== job 6561 ==
// chip_to_symbol
module chip_to_symbol 
(
input logic         i_clk,
input logic         i_rst_n,
input logic         i_stream,
input logic         i_stream_valid,
output logic [3:0]  o_symbol,
output logic        o_symbol_valid       
);
clock: 4.96 ns
lec_check: 0
abc_area: 1
cap_margin: 20
cell_pad_in_sites_detail_placement: 1
core_margin: 2
core_utilization: 56
gpl_routability_driven: 1
place_density: 0.74
slew_margin: 30
tns_end_percent: 10
run.sh (not shown) runs the stock make flow with config.mk's settings and CLKGATE_MAP_FILE=.
Job 6561 failed in 5_1_grt with GRT-0116.
What job 1270 does differently from job 6561 at the input level:
==> flow/config.mk <==
export PLATFORM = sky130hd
export DESIGN_NAME = chip_to_symbol
export DESIGN_NICKNAME = chip_to_symbol
export VERILOG_FILES = /design/flow/design.v
export SDC_FILE = /design/flow/constraint.sdc
export NUM_CORES = 4
export LEC_CHECK = 0
export CAP_MARGIN = 20
export CORE_MARGIN = 2
export CORE_UTILIZATION = 64
export SLEW_MARGIN = 20
==> flow/constraint.sdc <==
create_clock -name core_clock -period 5.15 [get_ports {i_clk}]
set_input_delay 1.0300 -clock core_clock [delete_from_list [all_inputs] [get_ports {i_clk}]]
set_output_delay 1.0300 -clock core_clock [all_outputs]
set_load 0.01 [all_outputs]
### Flow results
- In job 1270 the implementation completed, yet the final layout does not meet the checks, the culprit being negative setup slack.
- Across both runs, worst setup slack before clock tree synthesis was higher for job 1270 than for job 6561.
- Job 6561 has a higher die width than job 1270.
- Total placed instance area (job 1270 over job 6561): increase, about 5%
- Job 1270 vs job 6561 — xor/xnor share of the synthesized area rose 2.2 points.
- Overall die area | job 1270 below job 6561
- Going from job 6561 to job 1270, the post-synthesis simple-gate area fraction was found to have gone down by 4.0 points.
- The synthesized cell count of job 1270 falls short of that of job 6561 by about 8%.
- Job 6561 -> job 1270: synthesized area increased by a few percent
diff inputs: job 1270 => job 5541
--- a/flow/config.mk
+++ b/flow/config.mk
@@ -6,6 +6,8 @@
 export NUM_CORES = 4
 export LEC_CHECK = 0
+export ABC_AREA = 1
 export CAP_MARGIN = 20
 export CORE_MARGIN = 2
-export CORE_UTILIZATION = 64
+export CORE_UTILIZATION = 57
+export SETUP_SLACK_MARGIN = 0.52
 export SLEW_MARGIN = 20
==> flow/constraint.sdc <==
create_clock -name core_clock -period 5.1 [get_ports {i_clk}]
set_input_delay 1.0200 -clock core_clock [delete_from_list [all_inputs] [get_ports {i_clk}]]
set_output_delay 1.0200 -clock core_clock [all_outputs]
set_load 0.01 [all_outputs]
==> comparison <==
- Row total of plain and repair buffers excluding clock buffers: job 5541 higher / job 1270 lower
- Having completed the whole flow, job 5541 delivered a layout that passed the timing, DRC and antenna checks.
- | area growth from synthesis to layout | job 5541 vs job 1270 | 6.0 points higher |
- Diff job 5541..job 1270 | flip-flop and latch count after synthesis | unchanged
- Lower register-to-register slack among job 5541 and job 1270: job 1270
- Between job 5541 and job 1270, it is job 5541 whose post-layout net count is higher, by 8.1%.
- In job 5541, the xor/xnor cell area share of the yosys netlist came out 2.2 points below the value in job 1270.
The following lists how job 2530 was set up differently from job 5541:
--- a/flow/config.mk
+++ b/flow/config.mk
@@ -6,8 +6,7 @@
 export NUM_CORES = 4
 export LEC_CHECK = 0
-export ABC_AREA = 1
 export CAP_MARGIN = 20
 export CORE_MARGIN = 2
-export CORE_UTILIZATION = 57
-export SETUP_SLACK_MARGIN = 0.52
+export CORE_UTILIZATION = 61
 export SLEW_MARGIN = 20
+export TNS_END_PERCENT = 70
==> flow/constraint.sdc <==
create_clock -name core_clock -period 10.0 [get_ports {i_clk}]
set_input_delay 2.0000 -clock core_clock [delete_from_list [all_inputs] [get_ports {i_clk}]]
set_output_delay 2.0000 -clock core_clock [all_outputs]
set_load 0.01 [all_outputs]
## What came out
Compared with job 5541, in job 2530 final instance count without filler cells fell 489; via count normalized by instance count rose about 11%. Looking at pin slew with the least headroom to its limit across job 5541 and job 2530, the one that comes out lower is job 5541. Area growth from synthesis to layout: job 2530 < job 5541. Job 2530 vs job 5541 — placement-stage cell area rose 0.82%. Looking at the reports, job 2530 completed the entire flow and the layout it produced met the timing, DRC and antenna checks.
### job 2530 -> job 6320
--- a/flow/config.mk
+++ b/flow/config.mk
@@ -6,7 +6,12 @@
 export NUM_CORES = 4
 export LEC_CHECK = 0
+export ABC_AREA = 1
 export CAP_MARGIN = 20
+export CORE_ASPECT_RATIO = 0.5
 export CORE_MARGIN = 2
-export CORE_UTILIZATION = 61
+export CORE_UTILIZATION = 57
+export CTS_CLUSTER_DIAMETER = 236
+export CTS_CLUSTER_SIZE = 97
+export PLACE_DENSITY = 0.4
 export SLEW_MARGIN = 20
-export TNS_END_PERCENT = 70
+export TNS_END_PERCENT = 15
--- outcome ---
Re top-level port count: no difference whatsoever between job 2530 and job 6320. When job 6320 is measured against job 2530, its area fraction in full adders, half adders and majority gates turns out 2.1 points higher. Job 2530 → job 6320: post-layout period usage of the worst path went down, number of standard cells in the final layout excluding fillers moved up, cell area after synthesis went down 1200 sq um, area of the multi-input gates down 9.3%, first-iteration DRC count shows an increase of 121. Taking job 2530 as the reference, in job 6320 die area saw an increase; post-detailed-routing wire length saw a decrease.


## red
chip_to_symbol again, from the RTL that the note above started with.
clock: 3.12 ns
lec_check: 0
cap_margin: 5
core_margin: 2
core_utilization: 72
cts_cluster_size: 17
setup_slack_margin: 0.93
slew_margin: 15
Tool error DPL-0038 stopped red during 4_1_cts; no final results.
Inputs modified between red and blue:
diff --git a/flow/config.mk b/flow/config.mk
--- a/flow/config.mk
+++ b/flow/config.mk
@@ -7,7 +7,5 @@
 export LEC_CHECK = 0
-export CAP_MARGIN = 5
+export CAP_MARGIN = 20
 export CORE_MARGIN = 2
-export CORE_UTILIZATION = 72
-export CTS_CLUSTER_SIZE = 17
-export SETUP_SLACK_MARGIN = 0.93
-export SLEW_MARGIN = 15
+export CORE_UTILIZATION = 21
+export SLEW_MARGIN = 20
==> flow/constraint.sdc <==
create_clock -name core_clock -period 15.6 [get_ports {i_clk}]
set_input_delay 3.1200 -clock core_clock [delete_from_list [all_inputs] [get_ports {i_clk}]]
set_output_delay 3.1200 -clock core_clock [all_outputs]
set_load 0.01 [all_outputs]
blue: no failed stages, no open violations at the end. The adder-cell share of the synthesized area was comparable across blue and red. From red to blue, number of nets at floorplan did not move at all. Of blue and red, blue shows the higher die area, with red below it. From blue to red, xor and xnor fraction of the mapped netlist area did not move at all. Diff red..blue | number of buffer cells added on primary ports | unchanged. Measured against blue, the placed instance area of red comes out at 1.17 times the reference value. From red to blue the numbers moved as follows: post-placement cell count went up, placeable core region went up, effective utilization at floorplan went down.
[inputs] green vs blue
diff --git a/flow/config.mk b/flow/config.mk
--- a/flow/config.mk
+++ b/flow/config.mk
@@ -9,3 +9,5 @@
 export CORE_MARGIN = 2
-export CORE_UTILIZATION = 21
+export CORE_UTILIZATION = 40
+export CTS_CLUSTER_SIZE = 49
+export GPL_TIMING_DRIVEN = 0
 export SLEW_MARGIN = 20
==> flow/constraint.sdc <==
create_clock -name core_clock -period 10.0 [get_ports {i_clk}]
set_input_delay 2.0000 -clock core_clock [delete_from_list [all_inputs] [get_ports {i_clk}]]
set_output_delay 2.0000 -clock core_clock [all_outputs]
set_load 0.01 [all_outputs]
==> comparison <==
- Delta (green minus blue): via count saw an increase, non-clock buffer count saw a decrease.
- Going from blue to green, count of nets after finishing shrank slightly.
- Between green and blue, the utilization is lower for blue.
- In the reports for green and blue, the larger detailed-route wire length per cell belongs to green.
- Master of the slowest instance on the critical path: sky130_fd_sc_hd__dfrtp_1 -> green, sky130_fd_sc_hd__a2111oi_0 -> blue
- When the final numbers for green and blue were put side by side, the sequential share of layout area turned out to be smaller in blue.
- Comparing the two runs side by side, green comes out ahead of blue on cell area.
- Diff blue -> green: routed wire length picked up an extra about 4%, number of DRC markers in iteration 0 lost 230, critical path depth lost 2, setup slack of the critical path after layout lost 4.70 ns.
Relative to green, the following input files were edited for orange:
diff --git a/flow/config.mk b/flow/config.mk
--- a/flow/config.mk
+++ b/flow/config.mk
@@ -10,4 +10,2 @@
 export CORE_UTILIZATION = 40
-export CTS_CLUSTER_SIZE = 49
-export GPL_TIMING_DRIVEN = 0
 export SLEW_MARGIN = 20
==> flow/constraint.sdc <==
create_clock -name core_clock -period 7.27 [get_ports {i_clk}]
set_input_delay 1.4540 -clock core_clock [delete_from_list [all_inputs] [get_ports {i_clk}]]
set_output_delay 1.4540 -clock core_clock [all_outputs]
set_load 0.01 [all_outputs]
### Flow results
In orange, worst setup slack is lower than in green.
Non-clock buffer count in orange is 74% higher than in green
Diff green -> orange: proportion of register bits with asynchronous set or reset after synthesis roughly the same.
Diff green..orange | total global routing track utilization | negligible
From green to orange the numbers moved as follows: core utilization moved up; area added between synthesis and finish went up by 1.2 points.
Here is what was changed in the inputs of purple compared with orange.
diff --git a/flow/config.mk b/flow/config.mk
--- a/flow/config.mk
+++ b/flow/config.mk
@@ -9,3 +9,4 @@
 export CORE_MARGIN = 2
-export CORE_UTILIZATION = 40
+export CORE_UTILIZATION = 66
+export SETUP_SLACK_MARGIN = 1.05
 export SLEW_MARGIN = 20
==> flow/constraint.sdc <==
create_clock -name core_clock -period 4.06 [get_ports {i_clk}]
set_input_delay 0.8120 -clock core_clock [delete_from_list [all_inputs] [get_ports {i_clk}]]
set_output_delay 0.8120 -clock core_clock [all_outputs]
set_load 0.01 [all_outputs]
==> results <==
Across orange and purple, a clean result was obtained everywhere but in purple.
Finished, but not clean: purple, with negative setup slack.
Worst-margin pin slew: purple vs orange down 0.25 ns
On number of endpoints failing setup at the final stage, the higher figure sits with purple, not orange.
NOTE: met3 wire length in purple exceeds that of orange
[purple] number of global-route vias before repair rose about 24% relative to orange
In purple, the total buffers and inverters traversed by the critical path came out 1 above the value in orange.
Changes observed in purple relative to orange: number of vias in the routed layout now larger, design area now larger.
